### design/flow/design.v
`timescale 1ns / 1ps
module cordic_stage (clk, reset, X_i, Y_i, Z_i, X_O, Y_O, Z_O);
  input clk;
  input reset;
  input  signed [15:0] X_i;
  input  signed [15:0] Y_i;
  input  signed [15:0] Z_i;
  output signed [15:0] X_O;
  output signed [15:0] Y_O;
  output signed [15:0] Z_O;
wire signed [15:0] as_O_asx_w_st1, as_O_asy_w_st1, as_O_asz_w_st1; 
wire signed [15:0] X_w_st1_st2, Y_w_st1_st2, Z_w_st1_st2;
wire signed [15:0] mux_z_st1_out;
wire dff_st1_out, xor_st1;
xor xor_gate(xor_st1, Z_i[15], Z_i[14]);
mux_2to1 mux_st1(.in0(Z_i), .in1({{2{Z_i[14]}}, {Z_i[13:0]}}), .sel(xor_st1), .out(mux_z_st1_out));
dff dff_st1(.in(xor_st1), .out(dff_st1_out), .clk(clk), .reset(reset));
add_sub asx_st1(.as_in1(X_i), .as_in2(Y_i), .as_control(~(mux_z_st1_out[15])), .as_out(as_O_asx_w_st1));
reg16b  reg16bxout_st1(.reg_in(as_O_asx_w_st1), .reg_out(X_w_st1_st2), .clk(clk), .reset(reset));
add_sub asy_st1(.as_in1(Y_i), .as_in2(X_i), .as_control(mux_z_st1_out[15]), .as_out(as_O_asy_w_st1));
reg16b  reg16byout_st1(.reg_in(as_O_asy_w_st1), .reg_out(Y_w_st1_st2), .clk(clk), .reset(reset));
add_sub asz_st1(.as_in1(mux_z_st1_out), .as_in2(16'h2000), .as_control(~(mux_z_st1_out[15])), .as_out(as_O_asz_w_st1));
reg16b  reg16bzout_st1(.reg_in(as_O_asz_w_st1), .reg_out(Z_w_st1_st2), .clk(clk), .reset(reset));
wire signed [15:0] as_O_asx_w_st2, as_O_asy_w_st2, as_O_asz_w_st2, X_w_st2_st3, Y_w_st2_st3, Z_w_st2_st3;
wire dff_st2_out;
dff dff_st2(.in(dff_st1_out), .out(dff_st2_out), .clk(clk), .reset(reset));
add_sub asx_st2(.as_in1(X_w_st1_st2), .as_in2(Y_w_st1_st2 >>> 1), .as_control(~(Z_w_st1_st2[15])), .as_out(as_O_asx_w_st2));
reg16b  reg16bxout_st2(.reg_in(as_O_asx_w_st2), .reg_out(X_w_st2_st3), .clk(clk), .reset(reset));
add_sub asy_st2(.as_in1(Y_w_st1_st2), .as_in2(X_w_st1_st2 >>> 1), .as_control(Z_w_st1_st2[15]), .as_out(as_O_asy_w_st2));
reg16b  reg16byout_st2(.reg_in(as_O_asy_w_st2), .reg_out(Y_w_st2_st3), .clk(clk), .reset(reset));
add_sub asz_st2(.as_in1(Z_w_st1_st2), .as_in2(16'h12E4), .as_control(~(Z_w_st1_st2[15])), .as_out(as_O_asz_w_st2));
reg16b  reg16bzout_st2(.reg_in(as_O_asz_w_st2), .reg_out(Z_w_st2_st3), .clk(clk), .reset(reset));
wire signed [15:0] as_O_asx_w_st3, as_O_asy_w_st3, as_O_asz_w_st3, X_w_st3_st4, Y_w_st3_st4, Z_w_st3_st4;
wire dff_st3_out;
dff dff_st3(.in(dff_st2_out), .out(dff_st3_out), .clk(clk), .reset(reset));
add_sub asx_st3(.as_in1(X_w_st2_st3), .as_in2(Y_w_st2_st3 >>> 2), .as_control(~(Z_w_st2_st3[15])), .as_out(as_O_asx_w_st3));
reg16b  reg16bxout_st3(.reg_in(as_O_asx_w_st3), .reg_out(X_w_st3_st4), .clk(clk), .reset(reset));
add_sub asy_st3(.as_in1(Y_w_st2_st3), .as_in2(X_w_st2_st3 >>> 2), .as_control(Z_w_st2_st3[15]), .as_out(as_O_asy_w_st3));
reg16b  reg16byout_st3(.reg_in(as_O_asy_w_st3), .reg_out(Y_w_st3_st4), .clk(clk), .reset(reset));
add_sub asz_st3(.as_in1(Z_w_st2_st3), .as_in2(16'h09FB), .as_control(~(Z_w_st2_st3[15])), .as_out(as_O_asz_w_st3));
reg16b  reg16bzout_st3(.reg_in(as_O_asz_w_st3), .reg_out(Z_w_st3_st4), .clk(clk), .reset(reset));
wire signed [15:0] as_O_asx_w_st4, as_O_asy_w_st4, as_O_asz_w_st4, X_w_st4_st5, Y_w_st4_st5, Z_w_st4_st5;
wire dff_st4_out;
dff dff_st4(.in(dff_st3_out), .out(dff_st4_out), .clk(clk), .reset(reset));
add_sub asx_st4(.as_in1(X_w_st3_st4), .as_in2(Y_w_st3_st4 >>> 3), .as_control(~(Z_w_st3_st4[15])), .as_out(as_O_asx_w_st4));
reg16b  reg16bxout_st4(.reg_in(as_O_asx_w_st4), .reg_out(X_w_st4_st5), .clk(clk), .reset(reset));
add_sub asy_st4(.as_in1(Y_w_st3_st4), .as_in2(X_w_st3_st4 >>> 3), .as_control(Z_w_st3_st4[15]), .as_out(as_O_asy_w_st4));
reg16b  reg16byout_st4(.reg_in(as_O_asy_w_st4), .reg_out(Y_w_st4_st5), .clk(clk), .reset(reset));
add_sub asz_st4(.as_in1(Z_w_st3_st4), .as_in2(16'h0511), .as_control(~(Z_w_st3_st4[15])), .as_out(as_O_asz_w_st4));
reg16b  reg16bzout_st4(.reg_in(as_O_asz_w_st4), .reg_out(Z_w_st4_st5), .clk(clk), .reset(reset));
wire signed [15:0] as_O_asx_w_st5, as_O_asy_w_st5, as_O_asz_w_st5, X_w_st5_st6, Y_w_st5_st6, Z_w_st5_st6;
wire dff_st5_out;
dff dff_st5(.in(dff_st4_out), .out(dff_st5_out), .clk(clk), .reset(reset));
add_sub asx_st5(.as_in1(X_w_st4_st5), .as_in2(Y_w_st4_st5 >>> 4), .as_control(~(Z_w_st4_st5[15])), .as_out(as_O_asx_w_st5));
reg16b  reg16bxout_st5(.reg_in(as_O_asx_w_st5), .reg_out(X_w_st5_st6), .clk(clk), .reset(reset));
add_sub asy_st5(.as_in1(Y_w_st4_st5), .as_in2(X_w_st4_st5 >>> 4), .as_control(Z_w_st4_st5[15]), .as_out(as_O_asy_w_st5));
reg16b  reg16byout_st5(.reg_in(as_O_asy_w_st5), .reg_out(Y_w_st5_st6), .clk(clk), .reset(reset));
add_sub asz_st5(.as_in1(Z_w_st4_st5), .as_in2(16'h028B), .as_control(~(Z_w_st4_st5[15])), .as_out(as_O_asz_w_st5));
reg16b  reg16bzout_st5(.reg_in(as_O_asz_w_st5), .reg_out(Z_w_st5_st6), .clk(clk), .reset(reset));
wire signed [15:0] as_O_asx_w_st6, as_O_asy_w_st6, as_O_asz_w_st6, X_w_st6_st7, Y_w_st6_st7, Z_w_st6_st7;
wire dff_st6_out;
dff dff_st6(.in(dff_st5_out), .out(dff_st6_out), .clk(clk), .reset(reset));
add_sub asx_st6(.as_in1(X_w_st5_st6), .as_in2(Y_w_st5_st6 >>> 5), .as_control(~(Z_w_st5_st6[15])), .as_out(as_O_asx_w_st6));
reg16b  reg16bxout_st6(.reg_in(as_O_asx_w_st6), .reg_out(X_w_st6_st7), .clk(clk), .reset(reset));
add_sub asy_st6(.as_in1(Y_w_st5_st6), .as_in2(X_w_st5_st6 >>> 5), .as_control(Z_w_st5_st6[15]), .as_out(as_O_asy_w_st6));
reg16b  reg16byout_st6(.reg_in(as_O_asy_w_st6), .reg_out(Y_w_st6_st7), .clk(clk), .reset(reset));
add_sub asz_st6(.as_in1(Z_w_st5_st6), .as_in2(16'h0146), .as_control(~(Z_w_st5_st6[15])), .as_out(as_O_asz_w_st6));
reg16b  reg16bzout_st6(.reg_in(as_O_asz_w_st6), .reg_out(Z_w_st6_st7), .clk(clk), .reset(reset));
wire signed [15:0] as_O_asx_w_st7, as_O_asy_w_st7, as_O_asz_w_st7, X_w_st7_st8, Y_w_st7_st8, Z_w_st7_st8;
wire dff_st7_out;
dff dff_st7(.in(dff_st6_out), .out(dff_st7_out), .clk(clk), .reset(reset));
add_sub asx_st7(.as_in1(X_w_st6_st7), .as_in2(Y_w_st6_st7 >>> 6), .as_control(~(Z_w_st6_st7[15])), .as_out(as_O_asx_w_st7));
reg16b  reg16bxout_st7(.reg_in(as_O_asx_w_st7), .reg_out(X_w_st7_st8), .clk(clk), .reset(reset));
add_sub asy_st7(.as_in1(Y_w_st6_st7), .as_in2(X_w_st6_st7 >>> 6), .as_control(Z_w_st6_st7[15]), .as_out(as_O_asy_w_st7));
reg16b  reg16byout_st7(.reg_in(as_O_asy_w_st7), .reg_out(Y_w_st7_st8), .clk(clk), .reset(reset));
add_sub asz_st7(.as_in1(Z_w_st6_st7), .as_in2(16'h00A3), .as_control(~(Z_w_st6_st7[15])), .as_out(as_O_asz_w_st7));
reg16b  reg16bzout_st7(.reg_in(as_O_asz_w_st7), .reg_out(Z_w_st7_st8), .clk(clk), .reset(reset));
wire signed [15:0] as_O_asx_w_st8, as_O_asy_w_st8, as_O_asz_w_st8, X_w_st8_st9, Y_w_st8_st9, Z_w_st8_st9;
wire dff_st8_out;
dff dff_st8(.in(dff_st7_out), .out(dff_st8_out), .clk(clk), .reset(reset));
add_sub asx_st8(.as_in1(X_w_st7_st8), .as_in2(Y_w_st7_st8 >>> 7), .as_control(~(Z_w_st7_st8[15])), .as_out(as_O_asx_w_st8));
reg16b  reg16bxout_st8(.reg_in(as_O_asx_w_st8), .reg_out(X_w_st8_st9), .clk(clk), .reset(reset));
add_sub asy_st8(.as_in1(Y_w_st7_st8), .as_in2(X_w_st7_st8 >>> 7), .as_control(Z_w_st7_st8[15]), .as_out(as_O_asy_w_st8));
reg16b  reg16byout_st8(.reg_in(as_O_asy_w_st8), .reg_out(Y_w_st8_st9), .clk(clk), .reset(reset));
add_sub asz_st8(.as_in1(Z_w_st7_st8), .as_in2(16'h0051), .as_control(~(Z_w_st7_st8[15])), .as_out(as_O_asz_w_st8));
reg16b  reg16bzout_st8(.reg_in(as_O_asz_w_st8), .reg_out(Z_w_st8_st9), .clk(clk), .reset(reset));
wire signed [15:0] as_O_asx_w_st9, as_O_asy_w_st9, as_O_asz_w_st9, X_w_st9_st10, Y_w_st9_st10, Z_w_st9_st10;
wire dff_st9_out;
dff dff_st9(.in(dff_st8_out), .out(dff_st9_out), .clk(clk), .reset(reset));
add_sub asx_st9(.as_in1(X_w_st8_st9), .as_in2(Y_w_st8_st9 >>> 8), .as_control(~(Z_w_st8_st9[15])), .as_out(as_O_asx_w_st9));
reg16b  reg16bxout_st9(.reg_in(as_O_asx_w_st9), .reg_out(X_w_st9_st10), .clk(clk), .reset(reset));
add_sub asy_st9(.as_in1(Y_w_st8_st9), .as_in2(X_w_st8_st9 >>> 8), .as_control(Z_w_st8_st9[15]), .as_out(as_O_asy_w_st9));
reg16b  reg16byout_st9(.reg_in(as_O_asy_w_st9), .reg_out(Y_w_st9_st10), .clk(clk), .reset(reset));
add_sub asz_st9(.as_in1(Z_w_st8_st9), .as_in2(16'h0029), .as_control(~(Z_w_st8_st9[15])), .as_out(as_O_asz_w_st9));
reg16b  reg16bzout_st9(.reg_in(as_O_asz_w_st9), .reg_out(Z_w_st9_st10), .clk(clk), .reset(reset));
wire signed [15:0] as_O_asx_w_st10, as_O_asy_w_st10, as_O_asz_w_st10, X_w_st10_st11, Y_w_st10_st11, Z_w_st10_st11;
wire dff_st10_out;
dff dff_st10(.in(dff_st9_out), .out(dff_st10_out), .clk(clk), .reset(reset));
add_sub asx_st10(.as_in1(X_w_st9_st10), .as_in2(Y_w_st9_st10 >>> 9), .as_control(~(Z_w_st9_st10[15])), .as_out(as_O_asx_w_st10));
reg16b  reg16bxout_st10(.reg_in(as_O_asx_w_st10), .reg_out(X_w_st10_st11), .clk(clk), .reset(reset));
add_sub asy_st10(.as_in1(Y_w_st9_st10), .as_in2(X_w_st9_st10 >>> 9), .as_control(Z_w_st9_st10[15]), .as_out(as_O_asy_w_st10));
reg16b  reg16byout_st10(.reg_in(as_O_asy_w_st10), .reg_out(Y_w_st10_st11), .clk(clk), .reset(reset));
add_sub asz_st10(.as_in1(Z_w_st9_st10), .as_in2(16'h0014), .as_control(~(Z_w_st9_st10[15])), .as_out(as_O_asz_w_st10));
reg16b  reg16bzout_st10(.reg_in(as_O_asz_w_st10), .reg_out(Z_w_st10_st11), .clk(clk), .reset(reset));
wire signed [15:0] as_O_asx_w_st11, as_O_asy_w_st11, as_O_asz_w_st11, X_w_st11_st12, Y_w_st11_st12, Z_w_st11_st12;
wire dff_st11_out;
dff dff_st11(.in(dff_st10_out), .out(dff_st11_out), .clk(clk), .reset(reset));
add_sub asx_st11(.as_in1(X_w_st10_st11), .as_in2(Y_w_st10_st11 >>> 10), .as_control(~(Z_w_st10_st11[15])), .as_out(as_O_asx_w_st11));
reg16b  reg16bxout_st11(.reg_in(as_O_asx_w_st11), .reg_out(X_w_st11_st12), .clk(clk), .reset(reset));
add_sub asy_st11(.as_in1(Y_w_st10_st11), .as_in2(X_w_st10_st11 >>> 10), .as_control(Z_w_st10_st11[15]), .as_out(as_O_asy_w_st11));
reg16b  reg16byout_st11(.reg_in(as_O_asy_w_st11), .reg_out(Y_w_st11_st12), .clk(clk), .reset(reset));
add_sub asz_st11(.as_in1(Z_w_st10_st11), .as_in2(16'h000A), .as_control(~(Z_w_st10_st11[15])), .as_out(as_O_asz_w_st11));
reg16b  reg16bzout_st11(.reg_in(as_O_asz_w_st11), .reg_out(Z_w_st11_st12), .clk(clk), .reset(reset));
wire signed [15:0] as_O_asx_w_st12, as_O_asy_w_st12, as_O_asz_w_st12, X_w_st12_st13, Y_w_st12_st13, Z_w_st12_st13;
wire dff_st12_out;
dff dff_st12(.in(dff_st11_out), .out(dff_st12_out), .clk(clk), .reset(reset));
add_sub asx_st12(.as_in1(X_w_st11_st12), .as_in2(Y_w_st11_st12 >>> 11), .as_control(~(Z_w_st11_st12[15])), .as_out(as_O_asx_w_st12));
reg16b  reg16bxout_st12(.reg_in(as_O_asx_w_st12), .reg_out(X_w_st12_st13), .clk(clk), .reset(reset));
add_sub asy_st12(.as_in1(Y_w_st11_st12), .as_in2(X_w_st11_st12 >>> 11), .as_control(Z_w_st11_st12[15]), .as_out(as_O_asy_w_st12));
reg16b  reg16byout_st12(.reg_in(as_O_asy_w_st12), .reg_out(Y_w_st12_st13), .clk(clk), .reset(reset));
add_sub asz_st12(.as_in1(Z_w_st11_st12), .as_in2(16'h0005), .as_control(~(Z_w_st11_st12[15])), .as_out(as_O_asz_w_st12));
reg16b  reg16bzout_st12(.reg_in(as_O_asz_w_st12), .reg_out(Z_w_st12_st13), .clk(clk), .reset(reset));
wire signed [15:0] as_O_asx_w_st13, as_O_asy_w_st13, as_O_asz_w_st13, X_w_st13_st14, Y_w_st13_st14, Z_w_st13_st14;
wire dff_st13_out;
dff dff_st13(.in(dff_st12_out), .out(dff_st13_out), .clk(clk), .reset(reset));
add_sub asx_st13(.as_in1(X_w_st12_st13), .as_in2(Y_w_st12_st13 >>> 12), .as_control(~(Z_w_st12_st13[15])), .as_out(as_O_asx_w_st13));
reg16b  reg16bxout_st13(.reg_in(as_O_asx_w_st13), .reg_out(X_w_st13_st14), .clk(clk), .reset(reset));
add_sub asy_st13(.as_in1(Y_w_st12_st13), .as_in2(X_w_st12_st13 >>> 12), .as_control(Z_w_st12_st13[15]), .as_out(as_O_asy_w_st13));
reg16b  reg16byout_st13(.reg_in(as_O_asy_w_st13), .reg_out(Y_w_st13_st14), .clk(clk), .reset(reset));
add_sub asz_st13(.as_in1(Z_w_st12_st13), .as_in2(16'h0003), .as_control(~(Z_w_st12_st13[15])), .as_out(as_O_asz_w_st13));
reg16b  reg16bzout_st13(.reg_in(as_O_asz_w_st13), .reg_out(Z_w_st13_st14), .clk(clk), .reset(reset));
wire signed [15:0] as_O_asx_w_st14, as_O_asy_w_st14, as_O_asz_w_st14, X_w_st14_st15, Y_w_st14_st15, Z_w_st14_st15;
wire dff_st14_out;
dff dff_st14(.in(dff_st13_out), .out(dff_st14_out), .clk(clk), .reset(reset));
add_sub asx_st14(.as_in1(X_w_st13_st14), .as_in2(Y_w_st13_st14 >>> 13), .as_control(~(Z_w_st13_st14[15])), .as_out(as_O_asx_w_st14));
reg16b  reg16bxout_st14(.reg_in(as_O_asx_w_st14), .reg_out(X_w_st14_st15), .clk(clk), .reset(reset));
add_sub asy_st14(.as_in1(Y_w_st13_st14), .as_in2(X_w_st13_st14 >>> 13), .as_control(Z_w_st13_st14[15]), .as_out(as_O_asy_w_st14));
reg16b  reg16byout_st14(.reg_in(as_O_asy_w_st14), .reg_out(Y_w_st14_st15), .clk(clk), .reset(reset));
add_sub asz_st14(.as_in1(Z_w_st13_st14), .as_in2(16'h0001), .as_control(~(Z_w_st13_st14[15])), .as_out(as_O_asz_w_st14));
reg16b  reg16bzout_st14(.reg_in(as_O_asz_w_st14), .reg_out(Z_w_st14_st15), .clk(clk), .reset(reset));
wire signed [15:0] as_O_asx_w_st15, as_O_asy_w_st15, as_O_asz_w_st15, X_w_st15_st16, Y_w_st15_st16, Z_w_st15_st16;
wire dff_st15_out;
dff dff_st15(.in(dff_st14_out), .out(dff_st15_out), .clk(clk), .reset(reset));
add_sub asx_st15(.as_in1(X_w_st14_st15), .as_in2(Y_w_st14_st15 >>> 14), .as_control(~(Z_w_st14_st15[15])), .as_out(as_O_asx_w_st15));
reg16b  reg16bxout_st15(.reg_in(as_O_asx_w_st15), .reg_out(X_w_st15_st16), .clk(clk), .reset(reset));
add_sub asy_st15(.as_in1(Y_w_st14_st15), .as_in2(X_w_st14_st15 >>> 14), .as_control(Z_w_st14_st15[15]), .as_out(as_O_asy_w_st15));
reg16b  reg16byout_st15(.reg_in(as_O_asy_w_st15), .reg_out(Y_w_st15_st16), .clk(clk), .reset(reset));
add_sub asz_st15(.as_in1(Z_w_st14_st15), .as_in2(16'h0001), .as_control(~(Z_w_st14_st15[15])), .as_out(as_O_asz_w_st15));
reg16b  reg16bzout_st15(.reg_in(as_O_asz_w_st15), .reg_out(Z_w_st15_st16), .clk(clk), .reset(reset));
wire signed [15:0] as_O_asx_w_st16, as_O_asy_w_st16, as_O_asz_w_st16, X_w_st16_st17, Y_w_st16_st17, Z_w_st16_st17;
wire dff_st16_out;
dff dff_st16(.in(dff_st15_out), .out(dff_st16_out), .clk(clk), .reset(reset));
add_sub asx_st16(.as_in1(X_w_st15_st16), .as_in2(Y_w_st15_st16 >>> 15), .as_control(~(Z_w_st15_st16[15])), .as_out(as_O_asx_w_st16));
reg16b  reg16bxout_st16(.reg_in(as_O_asx_w_st16), .reg_out(X_w_st16_st17), .clk(clk), .reset(reset));
add_sub asy_st16(.as_in1(Y_w_st15_st16), .as_in2(X_w_st15_st16 >>> 15), .as_control(Z_w_st15_st16[15]), .as_out(as_O_asy_w_st16));
reg16b  reg16byout_st16(.reg_in(as_O_asy_w_st16), .reg_out(Y_w_st16_st17), .clk(clk), .reset(reset));
add_sub asz_st16(.as_in1(Z_w_st15_st16), .as_in2(16'h0000), .as_control(~(Z_w_st15_st16[15])), .as_out(as_O_asz_w_st16));
reg16b  reg16bzout_st16(.reg_in(as_O_asz_w_st16), .reg_out(Z_O), .clk(clk), .reset(reset));
mux_2to1 mux_x_st17(.in0(X_w_st16_st17), .in1(-X_w_st16_st17), .sel(dff_st16_out), .out(X_O));
mux_2to1 mux_y_st17(.in0(Y_w_st16_st17), .in1(-Y_w_st16_st17), .sel(dff_st16_out), .out(Y_O));
endmodule
module reg16b(reg_in, reg_out, clk, reset);
input clk, reset;
input signed [15:0] reg_in;
output reg signed [15:0] reg_out;
always @(posedge clk)
begin
    if (reset)
      reg_out <= 16'sd0;
    else
      reg_out <= reg_in;     
end
endmodule  
module add_sub(as_in1, as_in2,as_control, as_out);
input signed [15:0] as_in1, as_in2;
input as_control;
output reg signed [15:0] as_out;
always @(*)
begin
  if (as_control)
    as_out = as_in1 - as_in2;
  else
    as_out = as_in1 + as_in2;
end
endmodule
module mux_2to1(in0, in1, sel, out);
input signed [15:0] in0, in1;
input sel;
output reg signed [15:0] out;
always @(*)
begin
    if(sel)
        out = in1;
    else
        out = in0;
end
endmodule
module dff(in, out, clk, reset);
input in, clk, reset;
output reg out;
always @(posedge clk)
    begin
        if(reset)
            out <= 0;
        else
            out <= in;
    end
endmodule
### design/flow/config.mk
export PLATFORM = sky130hd
export DESIGN_NAME = cordic_stage
export DESIGN_NICKNAME = cordic_stage
export VERILOG_FILES = /design/flow/design.v
export SDC_FILE = /design/flow/constraint.sdc
export NUM_CORES = 4
export LEC_CHECK = 0
export ABC_AREA = 1
export CAP_MARGIN = 25
export CELL_PAD_IN_SITES_DETAIL_PLACEMENT = 1
export CELL_PAD_IN_SITES_GLOBAL_PLACEMENT = 1
export CORE_ASPECT_RATIO = 0.66
export CORE_MARGIN = 2
export CORE_UTILIZATION = 66
export CTS_CLUSTER_SIZE = 45
export GPL_TIMING_DRIVEN = 0
export MIN_ROUTING_LAYER = met1
export SLEW_MARGIN = 20
export TNS_END_PERCENT = 35
### design/flow/constraint.sdc
create_clock -name core_clock -period 2.13 [get_ports {clk}]
set_input_delay 0.4260 -clock core_clock [delete_from_list [all_inputs] [get_ports {clk}]]
set_output_delay 0.4260 -clock core_clock [all_outputs]
set_load 0.01 [all_outputs]
### design/flow/run.sh
#!/bin/bash
# the make line also repeats each setting of config.mk as NAME=value (left out here)
make -C /OpenROAD-flow-scripts/flow DESIGN_CONFIG=/design/flow/config.mk WORK_HOME=/design/flow/orfs CLKGATE_MAP_FILE= finish
==> flow_metrics.py, run 1 <==
# Metrics from the implementation run
metrics = {
    "run_status": {
        "status": "did not finish",
        "haltStage": "global placement without I/O",
        "flow.first_error": "[ERROR GPL-0301] Utilization 107.773 % exceeds 100%.",
    },
    "synthesis": {
        "synth_chip_area_um2": 60070,
        "netlist_area_um2": 60070,
        "synth_seq_share_pct": 26.09,
        "aoi_share_pct": 20.62,
        "synthArstFlopShare_pct": 0,
        "yosysTopAreaCellShare_pct": 26.09,
        "xor_share_pct": 3.280,
        "ys.flop_type": "dfxtp_1",
        "logic_family": "simple AND/OR/NAND/NOR gates",
        "yosys.area.top_type": "dfxtp_1",
        "avgSynthCellArea_um2": 6.762,
        "top_cells_by_count": "nand2_1, inv_1, a21oi_1",
        "ys_warn_count": 4,
        "synth_flops": 783,
        "yosysUniqueCellTypes": 51,
        "synthTopCellsByArea": "dfxtp_1, ha_1, nand2_1",
        "synthSimpleGateAreaFrac_pct": 24.19,
        "postSynthNetCount": 9755,
        "yosysCellCount": 8884,
        "synthesis.instances": 8884,
        "yosysMostFrequentCell": "nand2_1",
        "synthMuxAreaShare_pct": 0,
        "synth-edff-count": 0,
        "ys_sh_adder_pct": 17.70,
    },
    "floorplanning": {
        "die_x_um": 375.4,
        "die_area_um2": 93500,
        "rows": 89,
        "dieHeight_um": 249.1,
        "core-area_um2": 89750,
        "fp_util_pct": 66.93,
    },
}
==> run 2: changes to the inputs <==
- ABC_AREA: 1 -> default
- CAP_MARGIN: 25 -> 20
- CELL_PAD_IN_SITES_DETAIL_PLACEMENT: 1 -> default
- CELL_PAD_IN_SITES_GLOBAL_PLACEMENT: 1 -> default
- CORE_ASPECT_RATIO: 0.66 -> default
- CORE_UTILIZATION: 66 -> 32
- CTS_CLUSTER_SIZE: 45 -> default
- GPL_TIMING_DRIVEN: 0 -> default
- MIN_ROUTING_LAYER: met1 -> default
- TNS_END_PERCENT: 35 -> default
- clock period: 2.13 -> 3.69 ns (I/O delays scaled with it)
==> flow_metrics.py, run 2 <==
# Flow results
metrics = {
    "floorplanning": {
        "io_pins": 98,
        "die_area_um2": 184200,
        "die_x_um": 429.2,
        "fp_util_pct": 32.11,
        "dieHeight_um": 429.2,
        "core-area_um2": 180200,
        "rows": 156,
    },
    "clock_tree": {
        "cts_resized": 8,
        "cts_buffer_depth": 3,
        "ctsHoldBuffers": 0,
        "clk_pin_slew_ps": 60,
        "htreeDepth": 3,
        "cts_setup_buffers": 0,
        "cts_sinks": 783,
        "cts_buffers": 93,
        "root_buffer": "clkbuf_16",
        "clk_latency_ps": 710,
        "cts_tree": "built",
    },
    "synthesis": {
        "synthTopCellsByArea": "dfxtp_1, ha_1, nor2_1",
        "synth_seq_share_pct": 27.10,
        "yosysTopAreaCellShare_pct": 27.10,
        "yosysCellCount": 6961,
        "synthMuxAreaShare_pct": 2.014,
        "synth_chip_area_um2": 57850,
        "yosys.area.top_type": "dfxtp_1",
        "synth-edff-count": 0,
        "yosysMostFrequentCell": "nor2_1",
        "ys.flop_type": "dfxtp_1",
        "synth_flops": 783,
        "aoi_share_pct": 20.14,
        "logic_family": "AND-OR/OR-AND gates",
        "netlist_area_um2": 57850,
        "synthArstFlopShare_pct": 0,
        "avgSynthCellArea_um2": 8.311,
        "ys_warn_count": 4,
        "postSynthNetCount": 7832,
        "xor_share_pct": 9.160,
        "top_cells_by_count": "nor2_1, dfxtp_1, ha_1",
        "synthSimpleGateAreaFrac_pct": 19.82,
        "ys_sh_adder_pct": 18.40,
        "yosysUniqueCellTypes": 92,
        "synthesis.instances": 6961,
    },
    "timing": {
        "period_needed_ps": 3519,
        "finClkSkew_ps": 31.86,
        "worst_pin_slew_ps": 705.8,
        "hold_viol_final": 0,
        "holdWs_ps": 433.0,
        "rsz0062_at_grt": "no",
        "fin_tns_setup_ps": 0,
        "timing.final.crit_share_pct": 95.37,
        "max_slew_margin_pct": 52.33,
        "fmax_ghz": 0.2842,
        "setup_viol_count_final": 0,
        "finalMaxSlewViolations": 0,
    },
    "run_status": {
        "status": "complete, no violations",
    },
    "global_routing": {
        "grt_pass1_wl_mm": 244.2,
        "grt_max_degree": 139,
        "antenna_found_initial": 1,
        "globalRouteTotalUtil_pct": 15.67,
        "grt_overflow": 0,
        "grt_pass1_vias": 47820,
    },
    "critical_path": {
        "r2r-start": "reg16bxout_st12.reg_out[13]",
        "path_max_fanout": 3,
        "setup.worst_path.start": "reg16byout_st16.reg_out[3]",
        "worst_r2r_path_depth": 14,
        "cp_slowest_cell": "clkdlybuf4s50_1",
        "crit_path_end_kind": "output pin",
        "crit_chain": "nor3_1 > nand3_1 > or3_1 > nand2b_1 > nand2_1 > xnor2_1 > clkdlybuf4s50_1",
        "cp.arrival_ps": 2780,
        "path_delay_family": "simple AND/OR/NAND/NOR gates",
        "crit_path_max_incr_delay_ps": 610,
        "crit_end": "Y_O[11]",
        "cp_num_buf_inv": 1,
        "cp.depth": 7,
        "reg2reg_slack_ps": 210,
        "reg2reg_to": "reg16byout_st13.reg_out[14]",
        "startpoint_type": "register",
        "criticalPathCategory": "register to output pin",
        "cp.required_ps": 2950,
    },
    "flow_run": {
        "tool_warnings": 91,
        "drv_cap": 0,
    },
    "min_path": {
        "min_from": "dff_st1.out",
        "holdPathStages": 1,
        "hold_path_end": "dff_st2.out",
        "hold_class": "register to register",
    },
    "layout": {
        "final_nets": 7954,
        "syn_to_final_growth_pct": 12.89,
    },
    "placement": {
        "numPortBuffers": 97,
        "routabilityCongestion": 0.8799,
        "hpwl_mm": 115.4,
    },
    "detailed_routing": {
        "avgViaCountPerCell": 5.190,
        "routed_wl_mm": 148.6,
        "first_iter_violations": 2982,
        "wl_per_cell_um": 15.59,
        "antenna_left": 0,
        "drc": 0,
        "vias": 49450,
        "firstDrtPassIters": 6,
    },
}
==> run 2: metrics by stage <==
step	instance area, µm²	setup slack (ps)	utilization (%)	cells
detailed placement	62040	132.6	34.44	9358
CTS	65270	22.80	36.23	9526
global route	65310	7.148	36.25	9528
floorplan	57850	244.3	-	6961
finish	65310	170.8	36.25	9528
global placement	62040	204.8	34.44	9358
==> run 2: layout make-up <==
| class | instances | area [µm²] |
|---|---|---|
| fill | 18540 | 114800 |
| multi-input combinational | 5661 | 40270 |
| sequential | 783 | 15680 |
| tap | 2370 | 2965 |
| clock buffer | 124 | 2674 |
| timing repair buffer | 211 | 1924 |
| inverter | 333 | 1252 |
| clock inverter | 44 | 540.5 |
| antenna | 2 | 5.005 |
==> run 2: per-layer routing <==
| layer | up-vias | share of wire [%] | GRT usage [%] |
|---|---|---|---|
| met4 | 0 | 2.6 | 4.281 |
| met5 | - | 0 | 0 |
| met1 | 23190 | 48 | 21.28 |
| met2 | 911 | 46 | 26.11 |
| li1 | 25120 | - | - |
| met3 | 223 | 3.3 | 1.793 |
==> run 3: changes to the inputs <==
- CELL_PAD_IN_SITES_GLOBAL_PLACEMENT: default -> 2
- CORE_UTILIZATION: 32 -> 19
- CTS_CLUSTER_SIZE: default -> 96
- GPL_ROUTABILITY_DRIVEN: default -> 0
- SETUP_SLACK_MARGIN: default -> 1.05
- clock period: 3.69 -> 4.47 ns (I/O delays scaled with it)
==> flow_metrics.py, run 3 <==
# Flow results
metrics = {
    "run_status": {
        "status": "complete, no violations",
    },
    "detailed_routing": {
        "drc": 0,
        "avgViaCountPerCell": 4.383,
        "wl_per_cell_um": 15.58,
        "firstDrtPassIters": 5,
        "first_iter_violations": 2198,
        "routed_wl_mm": 173.6,
        "vias": 48850,
        "antenna_left": 0,
    },
    "placement": {
        "hpwl_mm": 135.9,
        "numPortBuffers": 97,
        "preCtsSetupSlack_ps": 658.0,
    },
    "synthesis": {
        "synthMuxAreaShare_pct": 2.014,
        "postSynthNetCount": 7832,
        "synthArstFlopShare_pct": 0,
        "synth_seq_share_pct": 27.10,
        "ys_sh_adder_pct": 18.40,
        "logic_family": "AND-OR/OR-AND gates",
        "synth-edff-count": 0,
        "top_cells_by_count": "nor2_1, dfxtp_1, ha_1",
        "synth_flops": 783,
        "yosysTopAreaCellShare_pct": 27.10,
        "xor_share_pct": 9.160,
        "ys_warn_count": 4,
        "synthSimpleGateAreaFrac_pct": 19.82,
        "yosysMostFrequentCell": "nor2_1",
        "ys.flop_type": "dfxtp_1",
        "netlist_area_um2": 57850,
        "avgSynthCellArea_um2": 8.311,
        "yosysUniqueCellTypes": 92,
        "yosys.area.top_type": "dfxtp_1",
        "synthesis.instances": 6961,
        "synthTopCellsByArea": "dfxtp_1, ha_1, nor2_1",
        "synth_chip_area_um2": 57850,
        "yosysCellCount": 6961,
        "aoi_share_pct": 20.14,
    },
    "critical_path": {
        "startpoint_type": "register",
        "reg2reg_to": "reg16byout_st8.reg_out[13]",
        "cp_slowest_cell": "dfxtp_4",
        "path_max_fanout": 4,
        "criticalPathCategory": "register to output pin",
        "path_delay_family": "simple AND/OR/NAND/NOR gates",
        "crit_path_max_incr_delay_ps": 360,
        "crit_chain": "nor3_4 > nand3_2 > or3_4 > nand2b_4 > o31ai_4 > xnor2_4 > buf_2",
        "setup.worst_path.start": "reg16byout_st16.reg_out[2]",
        "crit_end": "Y_O[13]",
        "worst_r2r_path_depth": 11,
        "r2r-start": "reg16bxout_st7.reg_out[7]",
        "cp.required_ps": 3580,
        "cp_num_buf_inv": 1,
        "cp.depth": 7,
        "reg2reg_slack_ps": 1180,
        "cp.arrival_ps": 2720,
        "crit_path_end_kind": "output pin",
    },
    "global_routing": {
        "grt_use_met2_pct": 17.95,
        "antenna_found_initial": 5,
        "grt_max_degree": 141,
        "globalRouteTotalUtil_pct": 11.00,
        "grt_pass1_wl_mm": 276.0,
        "grt_overflow": 0,
        "grt_use_met1_pct": 15.35,
        "gr-usage-met3_pct": 1.391,
        "grt_pass1_vias": 48940,
        "busiest_layer": "met2",
    },
    "floorplanning": {
        "die_x_um": 555.8,
        "io_pins": 98,
        "die_area_um2": 308900,
        "fp_util_pct": 19.11,
        "dieHeight_um": 555.8,
        "core-area_um2": 302800,
        "rows": 202,
    },
    "flow_run": {
        "tool_warnings": 101,
        "drv_cap": 0,
    },
    "timing": {
        "finalMaxSlewViolations": 0,
        "max_slew_margin_pct": 33.79,
        "finClkSkew_ps": 40.61,
        "worst_pin_slew_ps": 987.0,
        "fin_ws_ps": 859.0,
        "rsz0062_at_grt": "yes",
        "hold_viol_final": 0,
        "fmax_ghz": 0.2769,
        "timing.final.crit_share_pct": 80.78,
        "setup_viol_count_final": 0,
        "fin_tns_setup_ps": 0,
        "period_needed_ps": 3611,
    },
    "clock_tree": {
        "cts_sinks": 783,
        "cts_tree": "built",
        "root_buffer": "clkbuf_16",
        "clk_latency_ps": 730,
        "clk_pin_slew_ps": 60,
        "ctsHoldBuffers": 0,
        "cts_buffer_depth": 3,
        "htreeDepth": 3,
        "cts_buffers": 100,
    },
    "min_path": {
        "hold_path_end": "reg16bzout_st10.reg_out[1]",
        "min_from": "reg16bzout_st9.reg_out[1]",
        "hold_class": "register to register",
        "holdPathStages": 1,
    },
    "layout": {
        "final_nets": 7955,
        "final-comb-area_um2": 41090,
        "syn_to_final_growth_pct": 18.22,
        "fill_cells": 33210,
        "regArea_um2": 15730,
    },
}
-- run 3: final cells by class --
cell class | instances | area share (%)
antenna | 2 | 0.007318
clock buffer | 126 | 4.038
clock inverter | 57 | 1.036
inverter | 333 | 1.877
multi-input combinational | 5661 | 60.08
sequential | 783 | 23.00
tap | 3978 | 7.278
timing repair buffer | 205 | 2.680
-- run 3: metal layers --
metal | up-vias | part of all wire, %
li1 | 25130 | -
met1 | 22940 | 51
met2 | 587 | 45
met5 | - | 0
met4 | 0 | 1.9
met3 | 190 | 2.7
-- run 3: what timing repair did --
item	4_1_cts	5_1_grt
cloned	0	0
pin swaps	16	44
setup endpoints to repair	76	120
gates resized	128	169
buffers inserted	15	30
-- run 3: stage by stage --
step | instance area (µm²) | hold slack, ps | std cells | util [%]
final | 68390 | 443.8 | 11150 | 22.59
after global placement | 63670 | 421.8 | 10920 | 21.03
after global routing | 68390 | 458.4 | 11140 | 22.59
after detailed placement | 63670 | 424.9 | 10920 | 21.03
after floorplan | 57850 | 413.2 | 6961 | -
after CTS | 67540 | 450.4 | 11110 | 22.31
==> run 4: changes to the inputs <==
- CELL_PAD_IN_SITES_DETAIL_PLACEMENT: default -> 0
- CELL_PAD_IN_SITES_GLOBAL_PLACEMENT: 2 -> 1
- CORE_MARGIN: 2 -> 10
- CORE_UTILIZATION: 19 -> 67
- CTS_CLUSTER_SIZE: 96 -> default
- GPL_ROUTABILITY_DRIVEN: 0 -> default
- PLACE_DENSITY_LB_ADDON: default -> 0.17
- SETUP_SLACK_MARGIN: 1.05 -> -0.22
- TNS_END_PERCENT: default -> 85
- clock period: 4.47 -> 4.98 ns (I/O delays scaled with it)
==> flow_metrics.py, run 4 <==
# Metrics from the implementation run
metrics = {
    "synthesis": {
        "synth_chip_area_um2": 57850,
        "yosysCellCount": 6961,
        "synth_seq_share_pct": 27.10,
        "logic_family": "AND-OR/OR-AND gates",
        "avgSynthCellArea_um2": 8.311,
        "yosysMostFrequentCell": "nor2_1",
        "aoi_share_pct": 20.14,
        "netlist_area_um2": 57850,
        "synth_flops": 783,
        "yosysTopAreaCellShare_pct": 27.10,
        "synthArstFlopShare_pct": 0,
        "synthMuxAreaShare_pct": 2.014,
        "synthSimpleGateAreaFrac_pct": 19.82,
        "ys.flop_type": "dfxtp_1",
        "yosys.area.top_type": "dfxtp_1",
        "ys_sh_adder_pct": 18.40,
        "top_cells_by_count": "nor2_1, dfxtp_1, ha_1",
        "xor_share_pct": 9.160,
        "postSynthNetCount": 7832,
        "synthesis.instances": 6961,
        "yosysUniqueCellTypes": 92,
        "synth-edff-count": 0,
        "synthTopCellsByArea": "dfxtp_1, ha_1, nor2_1",
        "ys_warn_count": 4,
    },
    "run_status": {
        "flow.first_error": "[ERROR FLW-0024] Place density exceeds 1.0 (current PLACE_DENSITY_LB_ADDON =  0.17). Please check if the value of  PLACE_DENSITY_LB_ADDON is between 0 and 0.99.",
        "haltStage": "global placement without I/O",
        "status": "did not finish",
    },
    "floorplanning": {
        "die_area_um2": 98500,
        "rows": 107,
        "fp_util_pct": 67.73,
        "dieHeight_um": 313.8,
        "core-area_um2": 85410,
        "die_x_um": 313.8,
    },
}
==> run 5: changes to the inputs <==
- CELL_PAD_IN_SITES_DETAIL_PLACEMENT: 0 -> 2
- CELL_PAD_IN_SITES_GLOBAL_PLACEMENT: 1 -> 3
- CORE_ASPECT_RATIO: default -> 1.56
- CORE_MARGIN: 10 -> 2
- CORE_UTILIZATION: 67 -> 49
- CTS_CLUSTER_SIZE: default -> 85
- GPL_TIMING_DRIVEN: default -> 0
- HOLD_SLACK_MARGIN: default -> 0.12
- MAX_ROUTING_LAYER: default -> met4
- MIN_ROUTING_LAYER: default -> met1
- PLACE_DENSITY: default -> 0.83
- PLACE_DENSITY_LB_ADDON: 0.17 -> default
- SETUP_SLACK_MARGIN: -0.22 -> 0.98
- TNS_END_PERCENT: 85 -> default
- clock period: 4.98 -> 3.42 ns (I/O delays scaled with it)
==> flow_metrics.py, run 5 <==
# Metrics from the implementation run
metrics = {
    "synthesis": {
        "postSynthNetCount": 7832,
        "synth-edff-count": 0,
        "yosysUniqueCellTypes": 92,
        "yosys.area.top_type": "dfxtp_1",
        "ys_warn_count": 4,
        "xor_share_pct": 9.160,
        "logic_family": "AND-OR/OR-AND gates",
        "yosysTopAreaCellShare_pct": 27.10,
        "synthesis.instances": 6961,
        "synth_flops": 783,
        "yosysMostFrequentCell": "nor2_1",
        "top_cells_by_count": "nor2_1, dfxtp_1, ha_1",
        "synthMuxAreaShare_pct": 2.014,
        "ys.flop_type": "dfxtp_1",
        "synthTopCellsByArea": "dfxtp_1, ha_1, nor2_1",
        "synth_seq_share_pct": 27.10,
        "avgSynthCellArea_um2": 8.311,
        "synth_chip_area_um2": 57850,
        "synthSimpleGateAreaFrac_pct": 19.82,
        "ys_sh_adder_pct": 18.40,
        "synthArstFlopShare_pct": 0,
        "aoi_share_pct": 20.14,
        "netlist_area_um2": 57850,
        "yosysCellCount": 6961,
    },
    "floorplanning": {
        "die_area_um2": 120900,
        "rows": 157,
        "core-area_um2": 117300,
        "fp_util_pct": 49.33,
        "die_x_um": 279.1,
        "dieHeight_um": 433.2,
    },
    "run_status": {
        "flow.first_error": "[ERROR GPL-0301] Utilization 105.998 % exceeds 100%.",
        "status": "did not finish",
        "haltStage": "global placement without I/O",
    },
}
==> run 6: changes to the inputs <==
- ABC_AREA: default -> 1
- CELL_PAD_IN_SITES_DETAIL_PLACEMENT: 2 -> default
- CELL_PAD_IN_SITES_GLOBAL_PLACEMENT: 3 -> default
- CORE_ASPECT_RATIO: 1.56 -> default
- CORE_UTILIZATION: 49 -> 72
- CTS_CLUSTER_DIAMETER: default -> 395
- CTS_CLUSTER_SIZE: 85 -> 98
- GPL_TIMING_DRIVEN: 0 -> default
- HOLD_SLACK_MARGIN: 0.12 -> default
- MAX_ROUTING_LAYER: met4 -> default
- MIN_ROUTING_LAYER: met1 -> default
- PLACE_DENSITY: 0.83 -> 0.42
- SETUP_SLACK_MARGIN: 0.98 -> default
- TNS_END_PERCENT: default -> 45
- clock period: 3.42 -> 2.2 ns (I/O delays scaled with it)
==> flow_metrics.py, run 6 <==
# Metrics from the implementation run
metrics = {
    "floorplanning": {
        "die_area_um2": 85760,
        "rows": 105,
        "io_pins": 98,
        "die_x_um": 292.9,
        "fp_util_pct": 72.93,
        "dieHeight_um": 292.9,
        "core-area_um2": 82370,
    },
    "synthesis": {
        "logic_family": "simple AND/OR/NAND/NOR gates",
        "synthArstFlopShare_pct": 0,
        "synth_chip_area_um2": 60070,
        "yosysUniqueCellTypes": 51,
        "xor_share_pct": 3.280,
        "synth-edff-count": 0,
        "top_cells_by_count": "nand2_1, inv_1, a21oi_1",
        "ys_sh_adder_pct": 17.70,
        "postSynthNetCount": 9755,
        "ys.flop_type": "dfxtp_1",
        "aoi_share_pct": 20.62,
        "synthTopCellsByArea": "dfxtp_1, ha_1, nand2_1",
        "yosysMostFrequentCell": "nand2_1",
        "synthSimpleGateAreaFrac_pct": 24.19,
        "yosysCellCount": 8884,
        "netlist_area_um2": 60070,
        "yosys.area.top_type": "dfxtp_1",
        "synth_seq_share_pct": 26.09,
        "yosysTopAreaCellShare_pct": 26.09,
        "avgSynthCellArea_um2": 6.762,
        "synthMuxAreaShare_pct": 0,
        "synthesis.instances": 8884,
        "synth_flops": 783,
        "ys_warn_count": 4,
    },
    "run_status": {
        "haltStage": "clock tree synthesis",
        "flow.first_error": "[ERROR DPL-0038] Utilization greater than 100%, impossible to legalize",
        "status": "did not finish",
    },
    "placement": {
        "hpwl_mm": 165.8,
        "place_inst": 11540,
        "numPortBuffers": 97,
        "post_dp_cell_area_um2": 74770,
        "routabilityCongestion": 1.031,
    },
}
-- run 6: per-stage QoR --
| step | setup WS [ps] | hold slack [ps] | util [%] |
|---|---|---|---|
| after floorplan | -175.4 | 388.3 | - |
| after global placement | -415.7 | 389.2 | 90.78 |
| after detailed placement | -577.9 | 394.0 | 90.78 |
==> run 7: changes to the inputs <==
- CAP_MARGIN: 20 -> 25
- CELL_PAD_IN_SITES_GLOBAL_PLACEMENT: default -> 0
- CORE_ASPECT_RATIO: default -> 1.18
- CTS_CLUSTER_DIAMETER: 395 -> default
- CTS_CLUSTER_SIZE: 98 -> 79
- GPL_ROUTABILITY_DRIVEN: default -> 0
- GPL_TIMING_DRIVEN: default -> 1
- MAX_ROUTING_LAYER: default -> met4
- MIN_ROUTING_LAYER: default -> met1
- PLACE_DENSITY: 0.42 -> default
- PLACE_DENSITY_LB_ADDON: default -> 0.01
- SETUP_SLACK_MARGIN: default -> -0.15
- TNS_END_PERCENT: 45 -> default
- clock period: 2.2 -> 2.23 ns (I/O delays scaled with it)
==> flow_metrics.py, run 7 <==
# Metrics from the implementation run
metrics = {
    "synthesis": {
        "synth_flops": 783,
        "yosysMostFrequentCell": "nand2_1",
        "synthSimpleGateAreaFrac_pct": 24.19,
        "netlist_area_um2": 60070,
        "synth-edff-count": 0,
        "postSynthNetCount": 9755,
        "yosysCellCount": 8884,
        "aoi_share_pct": 20.62,
        "yosysUniqueCellTypes": 51,
        "avgSynthCellArea_um2": 6.762,
        "xor_share_pct": 3.280,
        "synth_chip_area_um2": 60070,
        "synthTopCellsByArea": "dfxtp_1, ha_1, nand2_1",
        "synth_seq_share_pct": 26.09,
        "synthArstFlopShare_pct": 0,
        "ys_warn_count": 4,
        "yosys.area.top_type": "dfxtp_1",
        "synthMuxAreaShare_pct": 0,
        "ys_sh_adder_pct": 17.70,
        "ys.flop_type": "dfxtp_1",
        "yosysTopAreaCellShare_pct": 26.09,
        "synthesis.instances": 8884,
        "logic_family": "simple AND/OR/NAND/NOR gates",
        "top_cells_by_count": "nand2_1, inv_1, a21oi_1",
    },
    "floorplanning": {
        "die_x_um": 269.9,
        "die_area_um2": 85770,
        "dieHeight_um": 317.8,
        "core-area_um2": 83020,
        "fp_util_pct": 72.36,
        "io_pins": 98,
        "rows": 115,
    },
    "run_status": {
        "haltStage": "clock tree synthesis",
        "flow.first_error": "[ERROR DPL-0033] detailed placement checks failed during check placement.",
        "status": "did not finish",
    },
    "placement": {
        "preCtsSetupSlack_ps": -858.9,
        "place_inst": 11370,
        "numPortBuffers": 97,
        "hpwl_mm": 150.1,
        "post_dp_cell_area_um2": 72840,
    },
}
==> run 7: through the flow <==
step                hold WS (ps)  setup TNS, ps
floorplan                  388.3          -7720
global placement           391.1         -60050
detailed placement         391.6        -102010
==> run 8: changes to the inputs <==
- ABC_AREA: 1 -> default
- CAP_MARGIN: 25 -> 20
- CELL_PAD_IN_SITES_GLOBAL_PLACEMENT: 0 -> default
- CORE_ASPECT_RATIO: 1.18 -> 1.14
- CORE_MARGIN: 2 -> 9
- CORE_UTILIZATION: 72 -> 29
- CTS_CLUSTER_DIAMETER: default -> 314
- CTS_CLUSTER_SIZE: 79 -> default
- GPL_ROUTABILITY_DRIVEN: 0 -> default
- GPL_TIMING_DRIVEN: 1 -> default
- MAX_ROUTING_LAYER: met4 -> default
- PLACE_DENSITY_LB_ADDON: 0.01 -> 0.09
- SETUP_SLACK_MARGIN: -0.15 -> default
- SLEW_MARGIN: 20 -> 30
- clock period: 2.23 -> 5.1 ns (I/O delays scaled with it)
==> flow_metrics.py, run 8 <==
# Flow results
metrics = {
    "run_status": {
        "status": "complete, no violations",
    },
    "global_routing": {
        "globalRouteTotalUtil_pct": 15.34,
        "grt_max_degree": 174,
        "grt_pass1_vias": 48880,
        "grt_overflow": 0,
        "grt_pass1_wl_mm": 272.3,
        "antenna_found_initial": 7,
    },
    "detailed_routing": {
        "wl_per_cell_um": 17.57,
        "avgViaCountPerCell": 4.980,
        "routed_wl_mm": 171.3,
        "firstDrtPassIters": 8,
        "drc": 0,
        "first_iter_violations": 2079,
        "vias": 48570,
        "antenna_left": 0,
    },
    "clock_tree": {
        "root_buffer": "clkbuf_16",
        "htreeDepth": 3,
        "cts_sinks": 783,
        "cts_buffer_depth": 3,
        "cts_setup_buffers": 0,
        "cts_tree": "built",
        "clk_pin_slew_ps": 60,
        "clk_latency_ps": 730,
        "cts_resized": 0,
        "ctsHoldBuffers": 0,
        "cts_buffers": 101,
    },
    "layout": {
        "final-comb-area_um2": 40230,
        "syn_to_final_growth_pct": 13.25,
        "final_nets": 7894,
        "fill_cells": 21010,
        "regArea_um2": 15680,
    },
    "min_path": {
        "hold_class": "register to register",
        "holdPathStages": 1,
        "hold_path_end": "reg16bzout_st16.reg_out[0]",
        "min_from": "reg16bzout_st15.reg_out[0]",
    },
    "timing": {
        "finClkSkew_ps": 24.70,
        "worst_pin_slew_ps": 938.3,
        "setup_viol_count_final": 0,
        "fin_tns_setup_ps": 0,
        "finalMaxSlewViolations": 0,
        "rsz0062_at_grt": "no",
        "hold_viol_final": 0,
        "period_needed_ps": 4441,
        "holdWs_ps": 430.3,
        "timing.final.crit_share_pct": 87.08,
        "fin_ws_ps": 659.1,
        "max_slew_margin_pct": 37.00,
        "fmax_ghz": 0.2252,
    },
    "synthesis": {
        "aoi_share_pct": 20.14,
        "postSynthNetCount": 7832,
        "yosysUniqueCellTypes": 92,
        "synth_flops": 783,
        "top_cells_by_count": "nor2_1, dfxtp_1, ha_1",
        "netlist_area_um2": 57850,
        "yosys.area.top_type": "dfxtp_1",
        "synth-edff-count": 0,
        "synthesis.instances": 6961,
        "ys.flop_type": "dfxtp_1",
        "yosysTopAreaCellShare_pct": 27.10,
        "ys_sh_adder_pct": 18.40,
        "logic_family": "AND-OR/OR-AND gates",
        "synth_chip_area_um2": 57850,
        "yosysCellCount": 6961,
        "ys_warn_count": 4,
        "synthArstFlopShare_pct": 0,
        "xor_share_pct": 9.160,
        "synth_seq_share_pct": 27.10,
        "avgSynthCellArea_um2": 8.311,
        "synthSimpleGateAreaFrac_pct": 19.82,
        "synthTopCellsByArea": "dfxtp_1, ha_1, nor2_1",
        "synthMuxAreaShare_pct": 2.014,
        "yosysMostFrequentCell": "nor2_1",
    },
    "critical_path": {
        "worst_r2r_path_depth": 10,
        "cp.required_ps": 4080,
        "crit_path_end_kind": "output pin",
        "cp.depth": 7,
        "path_max_fanout": 3,
        "setup.worst_path.start": "reg16byout_st16.reg_out[3]",
        "criticalPathCategory": "register to output pin",
        "crit_end": "Y_O[13]",
        "crit_chain": "nor3_1 > nand3_1 > or3_1 > nand2b_1 > o31ai_1 > xnor2_1 > clkdlybuf4s50_1",
        "cp.arrival_ps": 3420,
        "startpoint_type": "register",
        "cp_num_buf_inv": 1,
        "r2r-start": "reg16bzout_st12.reg_out[15]",
        "crit_path_max_incr_delay_ps": 690,
        "path_delay_family": "simple AND/OR/NAND/NOR gates",
        "reg2reg_to": "reg16bxout_st13.reg_out[12]",
        "cp_slowest_cell": "clkdlybuf4s50_1",
        "reg2reg_slack_ps": 1260,
    },
    "placement": {
        "routabilityCongestion": 0.8306,
        "numPortBuffers": 97,
        "preCtsSetupSlack_ps": 1061,
        "hpwl_mm": 134.6,
    },
    "floorplanning": {
        "rows": 174,
        "die_x_um": 436.3,
        "dieHeight_um": 494.9,
        "io_pins": 98,
        "core-area_um2": 197700,
        "fp_util_pct": 29.26,
        "die_area_um2": 215900,
    },
    "flow_run": {
        "drv_cap": 0,
        "tool_warnings": 96,
    },
}
-- run 8: area by class of cell --
class,instances,share of cell area [%]
Tap cell,2640,5.042
Clock buffer,134,4.293
Timing Repair Buffer,143,2.112
Antenna cell,2,0.007639
Clock inverter,56,1.306
Multi-Input combinational cell,5661,61.40
Sequential cell,783,23.93
Inverter,333,1.912
-- run 8: through the flow --
step | std cells | utilization, % | area [µm²]
finish | 9752 | 33.14 | 65520
global route | 9751 | 33.14 | 65510
CTS | 9750 | 33.14 | 65510
detailed placement | 9560 | 31.28 | 61840
global placement | 9560 | 31.28 | 61840
floorplan | 6961 | - | 57850
-- run 8: per-layer routing --
metal	GRT usage (%)	part of all wire (%)	vias to the layer above
met4	4.923	3.0	0
met2	27.98	49	608
met3	1.497	2.4	227
met5	0	0	-
li1	-	-	25000
met1	18.88	45	22740
==> run 9: changes to the inputs <==
- CORE_ASPECT_RATIO: 1.14 -> default
- CORE_MARGIN: 9 -> 2
- CORE_UTILIZATION: 29 -> 72
- CTS_CLUSTER_DIAMETER: 314 -> 392
- CTS_CLUSTER_SIZE: default -> 95
- MIN_ROUTING_LAYER: met1 -> default
- PLACE_DENSITY: default -> 0.39
- PLACE_DENSITY_LB_ADDON: 0.09 -> default
- SLEW_MARGIN: 30 -> 20
- clock period: 5.1 -> 1.05 ns (I/O delays scaled with it)
==> flow_metrics.py, run 9 <==
# Metrics from the implementation run
metrics = {
    "run_status": {
        "status": "did not finish",
        "haltStage": "detailed placement",
        "flow.first_error": "[ERROR DPL-0038] Utilization greater than 100%, impossible to legalize",
    },
    "placement": {
        "routabilityCongestion": 1.016,
        "numPortBuffers": 97,
    },
    "synthesis": {
        "synth_chip_area_um2": 57850,
        "synth_seq_share_pct": 27.10,
        "ys_sh_adder_pct": 18.40,
        "yosys.area.top_type": "dfxtp_1",
        "synthTopCellsByArea": "dfxtp_1, ha_1, nor2_1",
        "aoi_share_pct": 20.14,
        "synthesis.instances": 6961,
        "synthArstFlopShare_pct": 0,
        "yosysCellCount": 6961,
        "yosysTopAreaCellShare_pct": 27.10,
        "synth-edff-count": 0,
        "logic_family": "AND-OR/OR-AND gates",
        "ys_warn_count": 4,
        "avgSynthCellArea_um2": 8.311,
        "netlist_area_um2": 57850,
        "yosysMostFrequentCell": "nor2_1",
        "top_cells_by_count": "nor2_1, dfxtp_1, ha_1",
        "synthMuxAreaShare_pct": 2.014,
        "synth_flops": 783,
        "yosysUniqueCellTypes": 92,
        "synthSimpleGateAreaFrac_pct": 19.82,
        "xor_share_pct": 9.160,
        "postSynthNetCount": 7832,
        "ys.flop_type": "dfxtp_1",
    },
    "floorplanning": {
        "rows": 103,
        "io_pins": 98,
        "die_x_um": 287.5,
        "fp_util_pct": 72.99,
        "dieHeight_um": 287.5,
        "core-area_um2": 79260,
        "die_area_um2": 82630,
    },
}
run 9: through the flow:
stage	setup slack (ps)	setup TNS (ps)
after floorplan	-1995	-775070
after global placement	-2055	-871130
==> run 10: changes to the inputs <==
- CAP_MARGIN: 20 -> 10
- CELL_PAD_IN_SITES_DETAIL_PLACEMENT: default -> 2
- CELL_PAD_IN_SITES_GLOBAL_PLACEMENT: default -> 0
- CORE_MARGIN: 2 -> 3
- CORE_UTILIZATION: 72 -> 15
- CTS_CLUSTER_DIAMETER: 392 -> 68
- CTS_CLUSTER_SIZE: 95 -> 15
- GPL_ROUTABILITY_DRIVEN: default -> 0
- GPL_TIMING_DRIVEN: default -> 1
- HOLD_SLACK_MARGIN: default -> 0.24
- MAX_ROUTING_LAYER: default -> met4
- MIN_ROUTING_LAYER: default -> met1
- PLACE_DENSITY: 0.39 -> default
- PLACE_DENSITY_LB_ADDON: default -> 0.28
- SLEW_MARGIN: 20 -> 0
- TNS_END_PERCENT: default -> 15
- clock period: 1.05 -> 4.98 ns (I/O delays scaled with it)
==> flow_metrics.py, run 10 <==
# Flow results
metrics = {
    "synthesis": {
        "netlist_area_um2": 57850,
        "yosys.area.top_type": "dfxtp_1",
        "yosysTopAreaCellShare_pct": 27.10,
        "logic_family": "AND-OR/OR-AND gates",
        "ys_warn_count": 4,
        "synth_chip_area_um2": 57850,
        "yosysUniqueCellTypes": 92,
        "top_cells_by_count": "nor2_1, dfxtp_1, ha_1",
        "synthesis.instances": 6961,
        "synthMuxAreaShare_pct": 2.014,
        "avgSynthCellArea_um2": 8.311,
        "synth-edff-count": 0,
        "xor_share_pct": 9.160,
        "synth_flops": 783,
        "postSynthNetCount": 7832,
        "synth_seq_share_pct": 27.10,
        "synthSimpleGateAreaFrac_pct": 19.82,
        "yosysCellCount": 6961,
        "ys_sh_adder_pct": 18.40,
        "synthTopCellsByArea": "dfxtp_1, ha_1, nor2_1",
        "ys.flop_type": "dfxtp_1",
        "yosysMostFrequentCell": "nor2_1",
        "synthArstFlopShare_pct": 0,
        "aoi_share_pct": 20.14,
    },
    "floorplanning": {
        "dieHeight_um": 627.0,
        "fp_util_pct": 15.10,
        "io_pins": 98,
        "die_x_um": 627.0,
        "rows": 227,
        "core-area_um2": 383100,
        "die_area_um2": 393200,
    },
    "global_routing": {
        "antenna_found_initial": 12,
        "grt_overflow": 0,
        "globalRouteTotalUtil_pct": 9.470,
        "grt_pass1_vias": 53900,
        "grt_pass1_wl_mm": 298.3,
        "grt_max_degree": 156,
    },
    "clock_tree": {
        "clk_latency_ps": 730,
        "cts_tree": "built",
        "cts_setup_buffers": 0,
        "cts_buffer_depth": 3,
        "cts_resized": 0,
        "root_buffer": "clkbuf_16",
        "cts_buffers": 96,
        "cts_sinks": 783,
        "ctsHoldBuffers": 0,
        "htreeDepth": 3,
        "clk_pin_slew_ps": 70,
    },
    "detailed_routing": {
        "first_iter_violations": 1825,
        "drc": 0,
        "vias": 50110,
        "wl_per_cell_um": 15.14,
        "antenna_left": 0,
        "routed_wl_mm": 183.8,
        "avgViaCountPerCell": 4.128,
        "firstDrtPassIters": 5,
    },
    "placement": {
        "hpwl_mm": 146.0,
        "numPortBuffers": 97,
        "preCtsSetupSlack_ps": 998.6,
        "place_inst": 11960,
    },
    "critical_path": {
        "reg2reg_to": "reg16bzout_st10.reg_out[13]",
        "startpoint_type": "register",
        "setup.worst_path.start": "reg16byout_st16.reg_out[1]",
        "path_max_fanout": 3,
        "crit_path_end_kind": "output pin",
        "cp_slowest_cell": "clkdlybuf4s50_1",
        "cp.required_ps": 3980,
        "cp_num_buf_inv": 2,
        "crit_chain": "inv_1 > ha_1 > nand2_1 > or3_1 > or2_2 > o41ai_1 > xnor2_1 > clkdlybuf4s50_1",
        "crit_path_max_incr_delay_ps": 550,
        "worst_r2r_path_depth": 10,
        "cp.depth": 8,
        "path_delay_family": "simple AND/OR/NAND/NOR gates",
        "reg2reg_slack_ps": 1170,
        "r2r-start": "reg16bzout_st9.reg_out[15]",
        "crit_end": "Y_O[10]",
        "cp.arrival_ps": 3050,
        "criticalPathCategory": "register to output pin",
    },
    "run_status": {
        "status": "complete, no violations",
    },
    "flow_run": {
        "tool_warnings": 93,
        "drv_cap": 0,
    },
    "timing": {
        "finClkSkew_ps": 34.74,
        "worst_pin_slew_ps": 848.2,
        "max_slew_margin_pct": 43.34,
        "fin_ws_ps": 937.6,
        "fmax_ghz": 0.2474,
        "timing.final.crit_share_pct": 81.17,
        "rsz0062_at_grt": "no",
        "fin_tns_setup_ps": 0,
        "hold_viol_final": 0,
        "setup_viol_count_final": 0,
        "period_needed_ps": 4042,
        "finalMaxSlewViolations": 0,
    },
    "layout": {
        "syn_to_final_growth_pct": 17.94,
        "post-route-util_pct": 17.81,
        "finalNonFillerCells": 12140,
        "final_nets": 7890,
    },
    "min_path": {
        "min_from": "dff_st12.out",
        "hold_class": "register to register",
        "holdPathStages": 1,
        "hold_path_end": "dff_st13.out",
    },
}
-- run 10: per-layer routing --
metal / global-route usage (%) / vias up / part of all wire (%)
li1: - / 24930 / -
met1: 11.97 / 24620 / 48
met2: 16.18 / 355 / 48
met3: 1.100 / 203 / 2.2
met4: 1.930 / 0 / 2.0
met5: - / - / 0
-- run 10: area by class of cell --
cell class,count,area [µm²]
Clock buffer,102,2476
Tap cell,5038,6304
Multi-Input combinational cell,5661,40230
Timing Repair Buffer,144,1391
Sequential cell,783,15680
Fill cell,44650,314900
Clock inverter,72,884.6
Inverter,333,1252
Antenna cell,6,15.01
-- run 10: stage by stage --
stage | hold slack (ps) | area, µm²
after floorplan | 413.2 | 57850
after global placement | 418.3 | 64850
after detailed placement | 427.8 | 64850
after CTS | 440.4 | 68210
after global routing | 455.6 | 68230
final | 435.6 | 68230
